==> v13 <==
==> flow/design.v <==
module sdram_controller (
    wr_addr,
    wr_data,
    wr_enable,
    rd_addr,
    rd_data,
    rd_ready,
    rd_enable,
    busy, rst_n, clk,
    addr, bank_addr, data_in, data_out, data_oe, clock_enable, cs_n, ras_n, cas_n, we_n,
    data_mask_low, data_mask_high
);
parameter ROW_WIDTH = 13;
parameter COL_WIDTH = 9;
parameter BANK_WIDTH = 2;
parameter SDRADDR_WIDTH = ROW_WIDTH > COL_WIDTH ? ROW_WIDTH : COL_WIDTH;
parameter HADDR_WIDTH = BANK_WIDTH + ROW_WIDTH + COL_WIDTH;
parameter CLK_FREQUENCY = 133;   
parameter REFRESH_TIME =  32;    
parameter REFRESH_COUNT = 8192;  
localparam CYCLES_BETWEEN_REFRESH = ( CLK_FREQUENCY
                                      * 1_000
                                      * REFRESH_TIME
                                    ) / REFRESH_COUNT;
localparam IDLE      = 5'b00000;
localparam INIT_NOP1 = 5'b01000,
           INIT_PRE1 = 5'b01001,
           INIT_NOP1_1=5'b00101,
           INIT_REF1 = 5'b01010,
           INIT_NOP2 = 5'b01011,
           INIT_REF2 = 5'b01100,
           INIT_NOP3 = 5'b01101,
           INIT_LOAD = 5'b01110,
           INIT_NOP4 = 5'b01111;
localparam REF_PRE  =  5'b00001,
           REF_NOP1 =  5'b00010,
           REF_REF  =  5'b00011,
           REF_NOP2 =  5'b00100;
localparam READ_ACT  = 5'b10000,
           READ_NOP1 = 5'b10001,
           READ_CAS  = 5'b10010,
           READ_NOP2 = 5'b10011,
           READ_READ = 5'b10100;
localparam WRIT_ACT  = 5'b11000,
           WRIT_NOP1 = 5'b11001,
           WRIT_CAS  = 5'b11010,
           WRIT_NOP2 = 5'b11011;
localparam CMD_PALL = 8'b10010001,
           CMD_REF  = 8'b10001000,
           CMD_NOP  = 8'b10111000,
           CMD_MRS  = 8'b10000000,
           CMD_BACT = 8'b10011000,
           CMD_READ = 8'b10101001,
           CMD_WRIT = 8'b10100001;
input  [HADDR_WIDTH-1:0]   wr_addr;
input  [15:0]              wr_data;
input                      wr_enable;
input  [HADDR_WIDTH-1:0]   rd_addr;
output [15:0]              rd_data;
input                      rd_enable;
output                     rd_ready;
output                     busy;
input                      rst_n;
input                      clk;
output [SDRADDR_WIDTH-1:0] addr;
output [BANK_WIDTH-1:0]    bank_addr;
input  [15:0]              data_in;
output [15:0]              data_out;
output                     data_oe;
output                     clock_enable;
output                     cs_n;
output                     ras_n;
output                     cas_n;
output                     we_n;
output                     data_mask_low;
output                     data_mask_high;
reg  [HADDR_WIDTH-1:0]   haddr_r;
reg  [15:0]              wr_data_r;
reg  [15:0]              rd_data_r;
reg                      busy;
reg                      data_mask_low_r;
reg                      data_mask_high_r;
reg [SDRADDR_WIDTH-1:0]  addr_r;
reg [BANK_WIDTH-1:0]     bank_addr_r;
reg                      rd_ready_r;
wire                     data_mask_low, data_mask_high;
assign data_mask_high = data_mask_high_r;
assign data_mask_low  = data_mask_low_r;
assign rd_data        = rd_data_r;
reg [3:0] state_cnt;
reg [9:0] refresh_cnt;
reg [7:0] command;
reg [4:0] state;
reg [7:0] command_nxt;
reg [3:0] state_cnt_nxt;
reg [4:0] next;
assign {clock_enable, cs_n, ras_n, cas_n, we_n} = command[7:3];
assign bank_addr      = (state[4]) ? bank_addr_r : command[2:1];
assign addr           = (state[4] | state == INIT_LOAD) ? addr_r : { {SDRADDR_WIDTH-11{1'b0}}, command[0], 10'd0 };
assign data_out = wr_data_r;
assign data_oe  = (state == WRIT_CAS);
assign rd_ready = rd_ready_r;
always @ (posedge clk)
  if (~rst_n)
    begin
    state <= INIT_NOP1;
    command <= CMD_NOP;
    state_cnt <= 4'hf;
    haddr_r <= {HADDR_WIDTH{1'b0}};
    wr_data_r <= 16'b0;
    rd_data_r <= 16'b0;
    busy <= 1'b0;
    end
  else
    begin
    state <= next;
    command <= command_nxt;
    if (!state_cnt)
      state_cnt <= state_cnt_nxt;
    else
      state_cnt <= state_cnt - 1'b1;
    if (wr_enable)
      wr_data_r <= wr_data;
    if (state == READ_READ)
      begin
      rd_data_r <= data_in;
      rd_ready_r <= 1'b1;
      end
    else
      rd_ready_r <= 1'b0;
    busy <= state[4];
    if (rd_enable)
      haddr_r <= rd_addr;
    else if (wr_enable)
      haddr_r <= wr_addr;
    end
always @ (posedge clk)
 if (~rst_n)
   refresh_cnt <= 10'b0;
 else
   if (state == REF_NOP2)
     refresh_cnt <= 10'b0;
   else
     refresh_cnt <= refresh_cnt + 1'b1;
always @*
begin
    if (state[4])
      {data_mask_low_r, data_mask_high_r} = 2'b00;
    else
      {data_mask_low_r, data_mask_high_r} = 2'b11;
   bank_addr_r = 2'b00;
   addr_r = {SDRADDR_WIDTH{1'b0}};
   if (state == READ_ACT | state == WRIT_ACT)
     begin
     bank_addr_r = haddr_r[HADDR_WIDTH-1:HADDR_WIDTH-(BANK_WIDTH)];
     addr_r = haddr_r[HADDR_WIDTH-(BANK_WIDTH+1):HADDR_WIDTH-(BANK_WIDTH+ROW_WIDTH)];
     end
   else if (state == READ_CAS | state == WRIT_CAS)
     begin
     bank_addr_r = haddr_r[HADDR_WIDTH-1:HADDR_WIDTH-(BANK_WIDTH)];
     addr_r = {
               {SDRADDR_WIDTH-(11){1'b0}},
               1'b1,                        
               {10-COL_WIDTH{1'b0}},
               haddr_r[COL_WIDTH-1:0]
              };
     end
   else if (state == INIT_LOAD)
     begin
     addr_r = {{SDRADDR_WIDTH-10{1'b0}}, 10'b1000110000};
     end
end
always @*
begin
   state_cnt_nxt = 4'd0;
   command_nxt = CMD_NOP;
   if (state == IDLE)
        if (refresh_cnt >= CYCLES_BETWEEN_REFRESH)
          begin
          next = REF_PRE;
          command_nxt = CMD_PALL;
          end
        else if (rd_enable)
          begin
          next = READ_ACT;
          command_nxt = CMD_BACT;
          end
        else if (wr_enable)
          begin
          next = WRIT_ACT;
          command_nxt = CMD_BACT;
          end
        else
          begin
          next = IDLE;
          end
    else
      if (!state_cnt)
        case (state)
          INIT_NOP1:
            begin
            next = INIT_PRE1;
            command_nxt = CMD_PALL;
            end
          INIT_PRE1:
            begin
            next = INIT_NOP1_1;
            end
          INIT_NOP1_1:
            begin
            next = INIT_REF1;
            command_nxt = CMD_REF;
            end
          INIT_REF1:
            begin
            next = INIT_NOP2;
            state_cnt_nxt = 4'd7;
            end
          INIT_NOP2:
            begin
            next = INIT_REF2;
            command_nxt = CMD_REF;
            end
          INIT_REF2:
            begin
            next = INIT_NOP3;
            state_cnt_nxt = 4'd7;
            end
          INIT_NOP3:
            begin
            next = INIT_LOAD;
            command_nxt = CMD_MRS;
            end
          INIT_LOAD:
            begin
            next = INIT_NOP4;
            state_cnt_nxt = 4'd1;
            end
          REF_PRE:
            begin
            next = REF_NOP1;
            end
          REF_NOP1:
            begin
            next = REF_REF;
            command_nxt = CMD_REF;
            end
          REF_REF:
            begin
            next = REF_NOP2;
            state_cnt_nxt = 4'd7;
            end
          WRIT_ACT:
            begin
            next = WRIT_NOP1;
            state_cnt_nxt = 4'd1;
            end
          WRIT_NOP1:
            begin
            next = WRIT_CAS;
            command_nxt = CMD_WRIT;
            end
          WRIT_CAS:
            begin
            next = WRIT_NOP2;
            state_cnt_nxt = 4'd1;
            end
          READ_ACT:
            begin
            next = READ_NOP1;
            state_cnt_nxt = 4'd1;
            end
          READ_NOP1:
            begin
            next = READ_CAS;
            command_nxt = CMD_READ;
            end
          READ_CAS:
            begin
            next = READ_NOP2;
            state_cnt_nxt = 4'd1;
            end
          READ_NOP2:
            begin
            next = READ_READ;
            end
          default:
            begin
            next = IDLE;
            end
          endcase
      else
        begin
        next = state;
        command_nxt = command;
        end
end
endmodule
==> flow/run.sh <==
#!/bin/bash
# the make line also repeats each setting of config.mk as NAME=value (left out here)
make -C /OpenROAD-flow-scripts/flow DESIGN_CONFIG=/design/flow/config.mk WORK_HOME=/design/flow/orfs CLKGATE_MAP_FILE= finish
==> flow/config.mk <==
export PLATFORM = sky130hd
export DESIGN_NAME = sdram_controller
export DESIGN_NICKNAME = sdram_controller
export VERILOG_FILES = /design/flow/design.v
export SDC_FILE = /design/flow/constraint.sdc
export NUM_CORES = 4
export LEC_CHECK = 0
export ABC_AREA = 1
export CAP_MARGIN = 20
export CELL_PAD_IN_SITES_DETAIL_PLACEMENT = 0
export CORE_ASPECT_RATIO = 1.65
export CORE_MARGIN = 2
export CORE_UTILIZATION = 72
export CTS_CLUSTER_DIAMETER = 195
export CTS_CLUSTER_SIZE = 14
export GPL_TIMING_DRIVEN = 1
export HOLD_SLACK_MARGIN = 0.05
export MAX_ROUTING_LAYER = met5
export MIN_ROUTING_LAYER = met1
export PLACE_DENSITY_LB_ADDON = 0.05
export SETUP_SLACK_MARGIN = 0.42
export SLEW_MARGIN = 10
export TNS_END_PERCENT = 100
==> flow/constraint.sdc <==
create_clock -name core_clock -period 1.42 [get_ports {clk}]
set_input_delay 0.2840 -clock core_clock [delete_from_list [all_inputs] [get_ports {clk}]]
set_output_delay 0.2840 -clock core_clock [all_outputs]
set_load 0.01 [all_outputs]
==> inputs of v4, as changes to v13 <==
Settings changed: ABC_AREA 1 to not set, CORE_ASPECT_RATIO 1.65 to 1.34, CORE_UTILIZATION 72 to 67, CTS_CLUSTER_DIAMETER 195 to not set, CTS_CLUSTER_SIZE 14 to 37, HOLD_SLACK_MARGIN 0.05 to 0.29, PLACE_DENSITY_LB_ADDON 0.05 to not set, SETUP_SLACK_MARGIN 0.42 to 0.01, SLEW_MARGIN 10 to 30, TNS_END_PERCENT 100 to 60.
==> flow/constraint.sdc (replaced) <==
create_clock -name core_clock -period 2.8 [get_ports {clk}]
set_input_delay 0.5600 -clock core_clock [delete_from_list [all_inputs] [get_ports {clk}]]
set_output_delay 0.5600 -clock core_clock [all_outputs]
set_load 0.01 [all_outputs]
==> inputs of v34, as changes to v13 <==
Settings changed: ABC_AREA 1 to not set, CORE_UTILIZATION 72 to 67, CTS_CLUSTER_DIAMETER 195 to not set, CTS_CLUSTER_SIZE 14 to not set, PLACE_DENSITY_LB_ADDON 0.05 to not set, SETUP_SLACK_MARGIN 0.42 to 0.01, SLEW_MARGIN 10 to 30, TNS_END_PERCENT 100 to 60.
==> flow/constraint.sdc (replaced) <==
create_clock -name core_clock -period 2.8 [get_ports {clk}]
set_input_delay 0.5600 -clock core_clock [delete_from_list [all_inputs] [get_ports {clk}]]
set_output_delay 0.5600 -clock core_clock [all_outputs]
set_load 0.01 [all_outputs]
==> reports/qor.yml <==
stop_stage: "5_1_grt"
run_status: "stopped before the end"
syn_inst: 494
dieArea_mm2: 0.00694
synthMuxAreaShare_pct: 13.0
firstError: "[ERROR DPL-0033] detailed placement checks failed during check placement."
the above is filed under v4

==> reports/qor.yml <==
run_status: "stopped before the end"
stop_stage: "3_3_place_gp"
firstError: "[ERROR FLW-0024] Place density exceeds 1.0 (current PLACE_DENSITY_LB_ADDON =  0.05). Please check if the value of  PLACE_DENSITY_LB_ADDON is between 0 and 0.99."
syn_inst: 591
synthMuxAreaShare_pct: 0
dieArea_mm2: 0.00642
avgSynthCellArea_um2: 7.04
the above is filed under v13

==> reports/qor.yml <==
syn_inst: 494
run_status: "complete, but fails checks"
synthMuxAreaShare_pct: 13.0
layout_setup_ws_ns: -0.0958
failed_checks: "setup timing"
report.final.setup_viol: 1
dieArea_mm2: 0.00695
the above is filed under v34



==> onyx: inputs <==
Starts from the design.v that is shown in full above.
make LEC_CHECK=0 CAP_MARGIN=20 CORE_MARGIN=2 CORE_UTILIZATION=72 CTS_CLUSTER_DIAMETER=115 CTS_CLUSTER_SIZE=46 PLACE_DENSITY=0.64 SETUP_SLACK_MARGIN=1.04 SLEW_MARGIN=20 finish   # period 3.59 ns
run.sh (not shown) runs the stock make flow with config.mk's settings and CLKGATE_MAP_FILE=.
==> willow (differences from onyx) <==
==> flow/config.mk (replaced) <==
export PLATFORM = sky130hd
export DESIGN_NAME = sdram_controller
export DESIGN_NICKNAME = sdram_controller
export VERILOG_FILES = /design/flow/design.v
export SDC_FILE = /design/flow/constraint.sdc
export NUM_CORES = 4
export LEC_CHECK = 0
export CAP_MARGIN = 0
export CORE_MARGIN = 2
export CORE_UTILIZATION = 64
export CTS_CLUSTER_DIAMETER = 81
export CTS_CLUSTER_SIZE = 29
export PLACE_DENSITY = 0.92
export SLEW_MARGIN = 20
==> flow/constraint.sdc (replaced) <==
create_clock -name core_clock -period 2.37 [get_ports {clk}]
set_input_delay 0.4740 -clock core_clock [delete_from_list [all_inputs] [get_ports {clk}]]
set_output_delay 0.4740 -clock core_clock [all_outputs]
set_load 0.01 [all_outputs]
==> cedar (differences from onyx) <==
--- a/flow/config.mk
+++ b/flow/config.mk
@@ -8,8 +8,5 @@
 export CAP_MARGIN = 20
 export CORE_MARGIN = 2
-export CORE_UTILIZATION = 72
-export CTS_CLUSTER_DIAMETER = 115
-export CTS_CLUSTER_SIZE = 46
-export PLACE_DENSITY = 0.64
-export SETUP_SLACK_MARGIN = 1.04
+export CORE_UTILIZATION = 42
+export PLACE_DENSITY = 0.6
 export SLEW_MARGIN = 20
==> flow/constraint.sdc (replaced) <==
create_clock -name core_clock -period 4.09 [get_ports {clk}]
set_input_delay 0.8180 -clock core_clock [delete_from_list [all_inputs] [get_ports {clk}]]
set_output_delay 0.8180 -clock core_clock [all_outputs]
set_load 0.01 [all_outputs]
==> impl_metrics.tcl <==
# collected from the flow reports
set metrics [dict create \
    yosys.area_share.aoi_pct 12.6 \
    status "aborted with a tool error" \
    rows 27 \
    initCoreUtil_pct 75.5 \
    dieArea_um2 6470 \
    die_w_um 80.5 \
    error "[ERROR GPL-0301] Utilization 108.106 % exceeds 100%." \
    die_h_um 80.5 \
    coreArea_um2 5570 \
    haltStage "3_3_place_gp" \
    ys_seq_share_pct 44.0 \
]
(the above is from onyx)
==> impl_metrics.tcl <==
# collected from the flow reports
set metrics [dict create \
    status "aborted with a tool error" \
    haltStage "4_1_cts" \
    error "[ERROR DPL-0033] detailed placement checks failed during check placement." \
    rows 29 \
    yosys.area_share.aoi_pct 12.6 \
    die_h_um 85.1 \
    ys_seq_share_pct 44.0 \
    dieArea_um2 7240 \
    coreArea_um2 6350 \
]
(the above is from willow)
==> impl_metrics.tcl <==
# implementation run metrics
set metrics [dict create \
    status "finished clean" \
    yosys.area_share.aoi_pct 12.6 \
    final_nets 712 \
    fin_area_um2 5890 \
    cp_max_fo 8 \
    ys_seq_share_pct 44.0 \
    die_h_um 104 \
    die_w_um 104 \
    initCoreUtil_pct 43.3 \
    synth.most_common_cell "nor2_1" \
    dieArea_um2 10800 \
    coreArea_um2 9730 \
    critical_path_depth 5 \
]
(the above is from cedar)


==> inputs of run P <==
RTL: the design.v shown in full above, as it stands there.
Settings: LEC_CHECK=0, CAP_MARGIN=20, CELL_PAD_IN_SITES_DETAIL_PLACEMENT=1, CORE_MARGIN=2, CORE_UTILIZATION=40, CTS_CLUSTER_DIAMETER=155, GPL_ROUTABILITY_DRIVEN=0, GPL_TIMING_DRIVEN=0, HOLD_SLACK_MARGIN=0.13, MIN_ROUTING_LAYER=met2, SLEW_MARGIN=15; clock period 5.6 ns.
==> run X: changes against run P <==
==> flow/config.mk (replaced) <==
export PLATFORM = sky130hd
export DESIGN_NAME = sdram_controller
export DESIGN_NICKNAME = sdram_controller
export VERILOG_FILES = /design/flow/design.v
export SDC_FILE = /design/flow/constraint.sdc
export NUM_CORES = 4
export LEC_CHECK = 0
export CAP_MARGIN = 20
export CORE_MARGIN = 2
export CORE_UTILIZATION = 40
export GPL_ROUTABILITY_DRIVEN = 0
export MAX_ROUTING_LAYER = met4
export PLACE_DENSITY = 0.56
export SLEW_MARGIN = 20
==> flow/constraint.sdc (replaced) <==
create_clock -name core_clock -period 7.5 [get_ports {clk}]
set_input_delay 1.5000 -clock core_clock [delete_from_list [all_inputs] [get_ports {clk}]]
set_output_delay 1.5000 -clock core_clock [all_outputs]
set_load 0.01 [all_outputs]
==> changes_impl.md <==
### Physical design

* Setup clock skew after layout at a little over 0.007 ns
* Power consumed by sequential cells at roughly 0.00069 W
* Outcome: timing/DRC/antenna clean
* Count of buffers not belonging to the clock network in the layout at approximately 170
* Post-Place Setup Slack at 1.49 ns
* Clk. pwr at just under 0.0005 W
* Number of global-route vias before repair at roughly 6000
* First-pass GRT wire length at 22200 microns
* CP max stage delay at 0.80 ns
* Cells on Worst Hold Path at 1
* Leakage at 2.35 nW
* IR Drop Worst-Case VDD at between 0.1 and 0.15 mV
* Critical Path AT at 2.78 ns
* Aggregate global-route resource usage at 38.0%
* Met3 usage in global routing at 47.8%
(the above is from run P)
==> changes_impl.md <==
### Physical design

* Aggregate global-route resource usage at 20.7%
* Critical Path AT at 2.58 ns
* Count of buffers not belonging to the clock network in the layout at around 140
* First-pass GRT wire length at 18200 microns
* Outcome: timing/DRC/antenna clean
* CP max stage delay at 0.72 ns
* Setup clock skew after layout at roughly 0.01 ns
(the above is from run X)
Power and IR drop assume default switching activity.
